Design mips, start of the top module:
module mips(clk, rstb, mem_wr_data, mem_addr, mem_rd_data, mem_wr_ena, PC);
	input wire clk, rstb;
	output wire mem_wr_ena;
	output wire [31:0] mem_wr_data, mem_addr;
	input wire [31:0] mem_rd_data;             
	output reg [31:0] PC;
   reg  [31:0] MemDataReg, InstReg, RegA, RegB, AluOut;
   wire [4:0] RegFile_WriteAddr;
   wire [31:0] RegFile_WriteData;
   wire [31:0] RegFile_Data0, RegFile_Data1, AluAMux, AluBMux;
   wire Ctl_PcWrite, Ctl_IorD, Ctl_MemRead, Ctl_MemWrite,
        Ctl_MemToReg, Ctl_IrWrite, Ctl_RegWrite;
   wire [1:0] Ctl_PcWriteCond, Ctl_PcSource, Ctl_AluSrcA, Ctl_AluSrcB, Ctl_RegDst;
   wire [2:0] Ctl_AluOp;
   wire [3:0] Ctl_State;
   wire [3:0] AluCtl_AluOpcode;
   wire Alu_Zero;
   wire [31:0] Alu_Z;
   wire [31:0] SignExtend_Out;
   assign mem_addr = Ctl_IorD ? AluOut : PC;
   assign mem_wr_data = RegB;
   assign mem_wr_ena = Ctl_MemWrite;
   assign RegFile_WriteAddr = Ctl_RegDst[1] ? 5'd31 : (Ctl_RegDst[0] ? InstReg[15:11] : InstReg[20:16]);
   assign RegFile_WriteData = Ctl_RegDst[1] ? PC : (Ctl_MemToReg ? mem_rd_data : AluOut);
  ...
Size in the first run: ~1200 flip-flops, about 98000 µm² of cells after synthesis.
export LEC_CHECK = 0
export CAP_MARGIN = 20
export CELL_PAD_IN_SITES_DETAIL_PLACEMENT = 2
export CORE_ASPECT_RATIO = 0.69
export CORE_MARGIN = 6
export CORE_UTILIZATION = 56
export CTS_CLUSTER_DIAMETER = 262
export CTS_CLUSTER_SIZE = 47
export SLEW_MARGIN = 30
export TNS_END_PERCENT = 20
create_clock -name core_clock -period 7.87 [get_ports {clk}]
run.sh (not shown) runs the stock make flow with config.mk's settings and CLKGATE_MAP_FILE=.
The starting point ended with an error in 3_5_place_dp.
Rerun with:
==> flow/config.mk (replaced) <==
export PLATFORM = sky130hd
export DESIGN_NAME = mips
export DESIGN_NICKNAME = mips
export VERILOG_FILES = /design/flow/design.v
export SDC_FILE = /design/flow/constraint.sdc
export NUM_CORES = 4
export LEC_CHECK = 0
export CAP_MARGIN = 20
export CORE_MARGIN = 2
export CORE_UTILIZATION = 57
export SETUP_SLACK_MARGIN = 1.64
export SLEW_MARGIN = 20
==> flow/constraint.sdc (replaced) <==
create_clock -name core_clock -period 10.4 [get_ports {clk}]
set_input_delay 2.0800 -clock core_clock [delete_from_list [all_inputs] [get_ports {clk}]]
set_output_delay 2.0800 -clock core_clock [all_outputs]
set_load 0.01 [all_outputs]
Outcome: Now the flow ran to the end with violations: setup timing. Die area went down by 5.4%. Synthesized area is unchanged. Synthesized cell count stays the same.
Rerun with:
--- a/flow/config.mk
+++ b/flow/config.mk
@@ -9,4 +9,6 @@
 export CORE_MARGIN = 2
-export CORE_UTILIZATION = 57
-export SETUP_SLACK_MARGIN = 1.64
+export CORE_UTILIZATION = 66
+export CTS_CLUSTER_SIZE = 58
+export PLACE_DENSITY = 0.6
 export SLEW_MARGIN = 20
+export TNS_END_PERCENT = 5
==> flow/constraint.sdc (replaced) <==
create_clock -name core_clock -period 8.99 [get_ports {clk}]
set_input_delay 1.7980 -clock core_clock [delete_from_list [all_inputs] [get_ports {clk}]]
set_output_delay 1.7980 -clock core_clock [all_outputs]
set_load 0.01 [all_outputs]
- Now the flow never finished: it broke off in 5_1_grt, error GRT-0116
- die area went down by 14%
- area after synthesis is unchanged
- synthesized cell count is unchanged
Rerun with:
--- a/flow/config.mk
+++ b/flow/config.mk
@@ -10,5 +10,5 @@
 export CORE_UTILIZATION = 66
-export CTS_CLUSTER_SIZE = 58
-export PLACE_DENSITY = 0.6
+export CTS_CLUSTER_DIAMETER = 104
+export MAX_ROUTING_LAYER = met4
+export SETUP_SLACK_MARGIN = 1.87
 export SLEW_MARGIN = 20
-export TNS_END_PERCENT = 5
==> flow/constraint.sdc (replaced) <==
create_clock -name core_clock -period 10.5 [get_ports {clk}]
set_input_delay 2.1000 -clock core_clock [delete_from_list [all_inputs] [get_ports {clk}]]
set_output_delay 2.1000 -clock core_clock [all_outputs]
set_load 0.01 [all_outputs]
The changed run died in 5_1_grt.
Die area is unchanged.
Area after synthesis does not change.
Synthesized cell count is unchanged.
Rerun with:
--- a/flow/config.mk
+++ b/flow/config.mk
@@ -9,6 +9,4 @@
 export CORE_MARGIN = 2
-export CORE_UTILIZATION = 66
-export CTS_CLUSTER_DIAMETER = 104
-export MAX_ROUTING_LAYER = met4
-export SETUP_SLACK_MARGIN = 1.87
+export CORE_UTILIZATION = 72
+export PLACE_DENSITY = 0.65
 export SLEW_MARGIN = 20
==> flow/constraint.sdc (replaced) <==
create_clock -name core_clock -period 7.71 [get_ports {clk}]
set_input_delay 1.5420 -clock core_clock [delete_from_list [all_inputs] [get_ports {clk}]]
set_output_delay 1.5420 -clock core_clock [all_outputs]
set_load 0.01 [all_outputs]
Outcome: The new run never finished: it broke off in 5_1_grt, error GRT-0116. Synthesized cell count is unchanged. Die area is lower by 8.2%. Area after synthesis is unchanged.

---

## north
mips again, from the RTL that the note above started with.
Design mips, start of the top module:
module mips(clk, rstb, mem_wr_data, mem_addr, mem_rd_data, mem_wr_ena, PC);
Settings: LEC_CHECK=0, CAP_MARGIN=15, CORE_ASPECT_RATIO=0.72, CORE_MARGIN=2, CORE_UTILIZATION=71, CTS_CLUSTER_DIAMETER=74, CTS_CLUSTER_SIZE=21, GPL_TIMING_DRIVEN=1, SETUP_SLACK_MARGIN=0.86, SLEW_MARGIN=20, TNS_END_PERCENT=65; clock period 10.8 ns.
Stage in which a tool error killed north: global routing (5_1_grt).
diff inputs: north => south
Settings: removing TNS_END_PERCENT (formerly 65); setting PLACE_DENSITY to 0.6 for the first time; removing CORE_ASPECT_RATIO (formerly 0.72); changing CORE_UTILIZATION from 71 to 40; changing CAP_MARGIN from 15 to 20; removing SETUP_SLACK_MARGIN (formerly 0.86); removing CTS_CLUSTER_SIZE (formerly 21); removing GPL_TIMING_DRIVEN (formerly 1); removing CTS_CLUSTER_DIAMETER (formerly 74); changing the clock period (ns, I/O delays scaled along) from 10.8 to 12.8.
--- outcome ---
Per the final summary, south finished and its layout is clean on timing, DRC and antenna.
Taking north over south, the global placer's final weighted congestion ratio works out to 1.12.
In the metrics for south and north, the one carrying the higher floorplan die width is south.
south: core footprint is 78% higher than what north reported.
Mean instance size in the synthesized netlist: south vs north identical
Across both runs, number of cell rows was higher for south than for north.
Diff south..north | synthesized cell count | negligible
south vs north: vertical die dimension up
Post-placement setup slack: south and north compared, higher one is south
north → south: floorplan die area up 110000 um2; detailed-placement wirelength estimate fell by 17%; post-CTS setup repair buffer count dropped 75.
Changes in east relative to south:
Settings: swapping 40 for 58 in CORE_UTILIZATION; putting TNS_END_PERCENT at 5 where nothing was set; putting SETUP_SLACK_MARGIN at 1.87 where nothing was set; clearing PLACE_DENSITY, which used to be 0.6; swapping 12.8 for 7.19 in the clock period (ns, I/O delays scaled along).
## What came out
Ran to the end and failed final checks on negative setup slack: east. Going from south to east, the clock latency on the worst-skew pair was found to have gone up by 0.02 ns. Taking south as 1.0, east lands at 1.05 on global-route wire length before repair. Taking east as 1.0, south lands at 0.931 on layout net count. Side by side, share of the cycle needed by the critical path after routing turned out higher in east than in south. Summary of east over south: final worst setup slack lost 4.59 ns, total power now sits higher.
The inputs of west differ from those of east as listed below.
Settings: TNS_END_PERCENT: 5 -> unset; SETUP_SLACK_MARGIN: 1.87 -> unset; CORE_UTILIZATION: 58 -> 66; the clock period (ns, I/O delays scaled along): 7.19 -> 10.4.
Findings:
Of east and west, only west never reached the final stage.
Flow for west halted at global routing (5_1_grt), error code GRT-0116.
west vs. east: initial standard-cell utilization of the core shows an increase of 7.9 points; core outline area shows a reduction of 20000 um2; placed cell area fell 3.6%.
For middle, these inputs were changed with respect to west:
Settings: an added PLACE_DENSITY of 0.6; a change of CORE_UTILIZATION from 66 to 58; a change of the clock period (ns, I/O delays scaled along) from 10.4 to 8.99.
Results
- middle: complete, dirty (negative setup slack)
- Compared with west, in middle vertical die size picked up an extra 26 um, cell count after placement up about 4%, last weighted congestion value of the routability-driven placer shows a reduction of about 3.5%.

---

== branch indigo ==
Starting RTL as in the previous note.
## mips
module mips(clk, rstb, mem_wr_data, mem_addr, mem_rd_data, mem_wr_ena, PC);
Settings: LEC_CHECK=0, ABC_AREA=1, CAP_MARGIN=20, CORE_MARGIN=2, CORE_UTILIZATION=72, CTS_CLUSTER_SIZE=34, PLACE_DENSITY=0.65, SETUP_SLACK_MARGIN=1.4, SLEW_MARGIN=5; clock period 5.29 ns.
FAIL branch indigo @ global routing: tool exited with error
Input-level comparison between branch onyx and branch indigo:
- CORE_UTILIZATION changed from 72 to 58
- SETUP_SLACK_MARGIN removed (was 1.4)
- PLACE_DENSITY changed from 0.65 to 0.6
- ABC_AREA removed (was 1)
- CTS_CLUSTER_SIZE removed (was 34)
- SLEW_MARGIN changed from 5 to 20
- TNS_END_PERCENT newly set to 5
- CTS_CLUSTER_DIAMETER newly set to 189
- the clock period (ns, I/O delays scaled along) changed from 5.29 to 7.28
## What came out
branch onyx finished every stage; the final checks, however, were not passed, the failures being setup timing. Diff branch indigo -> branch onyx | post-synthesis average cell area | up by more than a quarter. Higher sequential-to-total area share from yosys stat was reported by branch indigo, not branch onyx. branch indigo → branch onyx: maximum buffer depth of the clock tree held; net count entering floorplan now smaller.

---

mips again, from the RTL that the note above started with.
// mips
module mips(clk, rstb, mem_wr_data, mem_addr, mem_rd_data, mem_wr_ena, PC);
	input wire clk, rstb;
	output wire mem_wr_ena;
	output wire [31:0] mem_wr_data, mem_addr;
	input wire [31:0] mem_rd_data;             
	output reg [31:0] PC;
   reg  [31:0] MemDataReg, InstReg, RegA, RegB, AluOut;
   wire [4:0] RegFile_WriteAddr;
   wire [31:0] RegFile_WriteData;
   wire [31:0] RegFile_Data0, RegFile_Data1, AluAMux, AluBMux;
   wire Ctl_PcWrite, Ctl_IorD, Ctl_MemRead, Ctl_MemWrite,
        Ctl_MemToReg, Ctl_IrWrite, Ctl_RegWrite;
   wire [1:0] Ctl_PcWriteCond, Ctl_PcSource, Ctl_AluSrcA, Ctl_AluSrcB, Ctl_RegDst;
   wire [2:0] Ctl_AluOp;
   wire [3:0] Ctl_State;
   wire [3:0] AluCtl_AluOpcode;
   wire Alu_Zero;
   wire [31:0] Alu_Z;
   wire [31:0] SignExtend_Out;
   assign mem_addr = Ctl_IorD ? AluOut : PC;
   assign mem_wr_data = RegB;
   assign mem_wr_ena = Ctl_MemWrite;
   assign RegFile_WriteAddr = Ctl_RegDst[1] ? 5'd31 : (Ctl_RegDst[0] ? InstReg[15:11] : InstReg[20:16]);
   assign RegFile_WriteData = Ctl_RegDst[1] ? PC : (Ctl_MemToReg ? mem_rd_data : AluOut);
   assign AluAMux = Ctl_AluSrcA[1] ? InstReg[10:6] : (Ctl_AluSrcA[0] ? RegA : PC);
   assign AluBMux = Ctl_AluSrcB[1]
      ? (Ctl_AluSrcB[0] ? {SignExtend_Out[29:0],2'b0} : SignExtend_Out)
  ...
Settings: LEC_CHECK=0, ABC_AREA=1, CAP_MARGIN=15, CORE_ASPECT_RATIO=0.74, CORE_MARGIN=2, CORE_UTILIZATION=72, CTS_CLUSTER_DIAMETER=379, CTS_CLUSTER_SIZE=79, GPL_TIMING_DRIVEN=1, HOLD_SLACK_MARGIN=0.11, SETUP_SLACK_MARGIN=-0.32, SLEW_MARGIN=10, TNS_END_PERCENT=85; clock period 5.57 ns.
The baseline never finished: it broke off in 5_1_grt.
Then changed:
==> flow/config.mk (replaced) <==
export PLATFORM = sky130hd
export DESIGN_NAME = mips
export DESIGN_NICKNAME = mips
export VERILOG_FILES = /design/flow/design.v
export SDC_FILE = /design/flow/constraint.sdc
export NUM_CORES = 4
export LEC_CHECK = 0
export CAP_MARGIN = 15
export CORE_ASPECT_RATIO = 0.74
export CORE_MARGIN = 2
export CORE_UTILIZATION = 25
export CTS_CLUSTER_DIAMETER = 74
export CTS_CLUSTER_SIZE = 79
export GPL_TIMING_DRIVEN = 1
export HOLD_SLACK_MARGIN = 0.11
export PLACE_DENSITY_LB_ADDON = 0.08
export SETUP_SLACK_MARGIN = 0.86
export SLEW_MARGIN = 0
export TNS_END_PERCENT = 80
==> flow/constraint.sdc (replaced) <==
create_clock -name core_clock -period 7.24 [get_ports {clk}]
set_input_delay 1.4480 -clock core_clock [delete_from_list [all_inputs] [get_ports {clk}]]
set_output_delay 1.4480 -clock core_clock [all_outputs]
set_load 0.01 [all_outputs]
- The changed run finished but fails on setup timing
- area after synthesis goes up by a few percent
- die area grows to 2.9 times its value
- synthesized cell count is lower by a quarter to a third
Then changed:
==> flow/config.mk (replaced) <==
export PLATFORM = sky130hd
export DESIGN_NAME = mips
export DESIGN_NICKNAME = mips
export VERILOG_FILES = /design/flow/design.v
export SDC_FILE = /design/flow/constraint.sdc
export NUM_CORES = 4
export LEC_CHECK = 0
export CAP_MARGIN = 15
export CORE_ASPECT_RATIO = 1.59
export CORE_MARGIN = 2
export CORE_UTILIZATION = 67
export CTS_CLUSTER_DIAMETER = 74
export CTS_CLUSTER_SIZE = 79
export GPL_TIMING_DRIVEN = 1
export SETUP_SLACK_MARGIN = 1.81
export SLEW_MARGIN = 20
export TNS_END_PERCENT = 5
==> flow/constraint.sdc (replaced) <==
create_clock -name core_clock -period 11.9 [get_ports {clk}]
set_input_delay 2.3800 -clock core_clock [delete_from_list [all_inputs] [get_ports {clk}]]
set_output_delay 2.3800 -clock core_clock [all_outputs]
set_load 0.01 [all_outputs]
After rerunning: The new run ended with an error in 5_1_grt with GRT-0116. Synthesized cell count does not change. Die size went down by 62%. Synthesized area does not change.
Then changed:
==> flow/config.mk (replaced) <==
export PLATFORM = sky130hd
export DESIGN_NAME = mips
export DESIGN_NICKNAME = mips
export VERILOG_FILES = /design/flow/design.v
export SDC_FILE = /design/flow/constraint.sdc
export NUM_CORES = 4
export LEC_CHECK = 0
export CAP_MARGIN = 20
export CORE_MARGIN = 2
export CORE_UTILIZATION = 58
export SETUP_SLACK_MARGIN = 1.64
export SLEW_MARGIN = 20
export TNS_END_PERCENT = 5
==> flow/constraint.sdc (replaced) <==
create_clock -name core_clock -period 7.14 [get_ports {clk}]
set_input_delay 1.4280 -clock core_clock [delete_from_list [all_inputs] [get_ports {clk}]]
set_output_delay 1.4280 -clock core_clock [all_outputs]
set_load 0.01 [all_outputs]
Now the flow completed, yet does not pass: setup timing.
Synthesized area does not change.
Die size is higher by 15%.
Synthesized cell count does not change.
Power and IR drop assume default switching activity.
